## adc_processing
module adc_processing #(
    parameter int SCALING_FACTOR = 310866,
    parameter int SHIFT_FACTOR   = 19,
    parameter int NEGATIVE_FACTOR = 12
) (
    input  logic        clk,
    input  logic        reset,
    input  logic        ready,
    input  logic [15:0] data,
    output logic [15:0] ave_data,
    output logic [15:0] scaled_adc_data
);
clock: 5.93 ns
lec_check: 0
abc_area: 0
cap_margin: 20
cell_pad_in_sites_detail_placement: 2
core_margin: 5
core_utilization: 40
gpl_timing_driven: 1
hold_slack_margin: 0.01
slew_margin: 20
run.sh (not shown) runs the stock make flow with config.mk's settings and CLKGATE_MAP_FILE=.
The first run completed without violations.
Next try:
ABC_AREA = not set   (was 0)
CELL_PAD_IN_SITES_DETAIL_PLACEMENT = not set   (was 2)
CORE_MARGIN = 2   (was 5)
CORE_UTILIZATION = 72   (was 40)
GPL_TIMING_DRIVEN = not set   (was 1)
HOLD_SLACK_MARGIN = not set   (was 0.01)
PLACE_DENSITY_LB_ADDON = 0.0   (was not set)
SETUP_SLACK_MARGIN = 1.3   (was not set)
clock period = 4.43 ns   (was 5.93 ns; I/O delays follow)
Result: With this change the flow completed, yet does not pass: setup timing; cell area is lower by 2.0%; wire length is lower by 27%; cell count is lower by 11%; power is higher by 38%; critical path depth is higher by 5; sequential share of layout area is higher by 1.0 points; worst setup slack degrades by 1000 ps; core utilization is higher by 35 points; hold slack degrades by 54 ps; first-iteration DRC count is higher by 35%.
Next try:
ABC_AREA = 1   (was not set)
CTS_CLUSTER_SIZE = 15   (was not set)
PLACE_DENSITY_LB_ADDON = 0.04   (was 0.0)
SETUP_SLACK_MARGIN = 1.04   (was 1.3)
clock period = 3.49 ns   (was 4.43 ns; I/O delays follow)
The changed run completed and failed the layout checks on setup timing.
Design area hardly moves.
Via count climbs by 26%.
Worst setup slack degrades by 530 ps.
Next try:
PLACE_DENSITY_LB_ADDON = not set   (was 0.04)
SETUP_SLACK_MARGIN = not set   (was 1.04)
clock period = 4.73 ns   (was 3.49 ns; I/O delays follow)
Effect: The changed run produced a layout that fails on setup timing. Sequential power is lower by a quarter to a third. Register-to-register slack is better by 1300 ps. Design area is lower slightly. Sequential share of layout area is higher by 0.94 points. Routed wire length is lower by a few percent. Global-route usage is lower by 0.77 points. Power is lower by a quarter to a third. Non-clock buffer count is lower by 174. Synthesized area does not change.
Next try:
CAP_MARGIN = 40   (was 20)
SETUP_SLACK_MARGIN = -0.34   (was not set)
clock period = 3.54 ns   (was 4.73 ns; I/O delays follow)
What happened: The changed run reached the layout checks and failed them: setup timing; routed wire length went up by about 2.2%; sequential share of layout area came out lower by 0.39 points; non-clock buffer count went up by 106; register-to-register slack is worse by 1200 ps.

## v56
adc_processing again, from the RTL that the note above started with.
## adc_processing
module adc_processing #(
    parameter int SCALING_FACTOR = 310866,
    parameter int SHIFT_FACTOR   = 19,
    parameter int NEGATIVE_FACTOR = 12
) (
    input  logic        clk,
    input  logic        reset,
    input  logic        ready,
    input  logic [15:0] data,
    output logic [15:0] ave_data,
    output logic [15:0] scaled_adc_data
);
    localparam int SCALING_FACTOR_WIDTH = $clog2(SCALING_FACTOR) + 1;
    localparam int INTERMEDIATE_WIDTH = 16 + SCALING_FACTOR_WIDTH;
    logic [INTERMEDIATE_WIDTH-1:0] scaled_adc_data_temp; 
    logic [15:0] scaled_adc_data_pipe;
    averager #(
        .power(8),  
        .N(16)      
    ) AVERAGER (
        .reset(reset),
        .clk(clk),
        .EN(ready),
        .Din(data),
        .Q(ave_data)
    );
    always_ff @(posedge clk) begin
        if (reset) begin
            scaled_adc_data <= 0;
            scaled_adc_data_temp <= 0;
            scaled_adc_data_pipe <= 0;
        end
        else if (ready) begin
            scaled_adc_data_temp <= ave_data * SCALING_FACTOR;             
            scaled_adc_data_pipe <= scaled_adc_data_temp >> SHIFT_FACTOR;  
            scaled_adc_data      <= scaled_adc_data_pipe - 12;             
        end                                                
    end                                                    
endmodule
export LEC_CHECK = 0
export CAP_MARGIN = 20
export CORE_MARGIN = 2
export CORE_UTILIZATION = 50
export PLACE_DENSITY = 0.6
export SLEW_MARGIN = 20
create_clock -name core_clock -period 6.29 [get_ports {clk}]
The following lists how v39 was set up differently from v56:
Settings: PLACE_DENSITY_LB_ADDON: unset -> 0.15; CORE_UTILIZATION: 50 -> 72; ABC_AREA: unset -> 1; SETUP_SLACK_MARGIN: unset -> 1.3; CTS_CLUSTER_SIZE: unset -> 14; PLACE_DENSITY: 0.6 -> unset; the clock period (ns, I/O delays scaled along): 6.29 -> 4.43.
==> results <==
v56 | status: complete | timing, DRC, antenna: pass
Final checks on v39, whose flow otherwise completed, came back failing, citing setup timing.
Compared with v56, via count of the first global-routing pass in v39 increased by more than a quarter.
Taking v56 as the reference, in v39 post-synthesis share of cell area spent on and-or and or-and gates picked up an extra 13 points, netlist area before placement lost about 0.8%.
Against v56 as the reference, v39 delivers a higher register share after synthesis.
v39 vs v56 — worst setup slack dropped 1.01 ns.
v39 against v56: non-clock buffer count rose about 54%; height of the die fell about 17%; post-synthesis mux area share fell 27 points; overall power after layout rose 54%.
Against v56 as the reference, v39 delivers a lower minimum period implied by the final worst setup slack.
Inputs modified between v39 and v3:
Settings: clearing PLACE_DENSITY_LB_ADDON, which used to be 0.15; swapping 14 for 15 in CTS_CLUSTER_SIZE; swapping 20 for 0 in CAP_MARGIN; swapping 1.3 for -0.38 in SETUP_SLACK_MARGIN; swapping 4.43 for 3.71 in the clock period (ns, I/O delays scaled along).
## What came out
- Completing all stages was not enough for v3: its layout failed the final checks because of setup timing.
- v3 vs v39: final cell count up
- Power dissipated in combinational cells was higher in v3 than in v39.
- Summary of v3 over v39: post-DP HPWL moved up; total area of multi-input combinational cells held steady; number of placed cells counting well taps increased by 101 relative to the old numbers; post-CTS repair timing setup buffer count moved down.
- Per the comparison of v3 with v39, number of cells on the critical path lower; final hold slack lower; via count flat.

adc_processing again, from the RTL that the note above started with.
Settings: LEC_CHECK=0, ABC_AREA=0, CAP_MARGIN=20, CORE_ASPECT_RATIO=1.17, CORE_MARGIN=2, CORE_UTILIZATION=72, CTS_CLUSTER_SIZE=41, GPL_ROUTABILITY_DRIVEN=0, PLACE_DENSITY_LB_ADDON=0.0, SETUP_SLACK_MARGIN=1.12, SLEW_MARGIN=25; clock period 3.84 ns.
The baseline ran to the end with violations: negative setup slack.
Change:
ABC_AREA = 1   (was 0)
CORE_UTILIZATION = 71   (was 72)
PLACE_DENSITY_LB_ADDON = 0.11   (was 0.0)
The changed run completed, yet does not pass: negative setup slack.
Register-to-register slack improves by 0.71 ns.
Design area came out lower by 2.2%.
Die size goes up by 0.59%.
Cell count climbs by 27%.
Total power came out higher by 2.1%.
Count of clock-buffer cells in the layout goes down by 39.
Wire length goes up by 13%.
Global-route usage came out higher by 3.0 points.
Setup slack improves by 0.71 ns.
Clock power came out higher by about 2%.
Power is estimated from default activity; no workload was simulated.
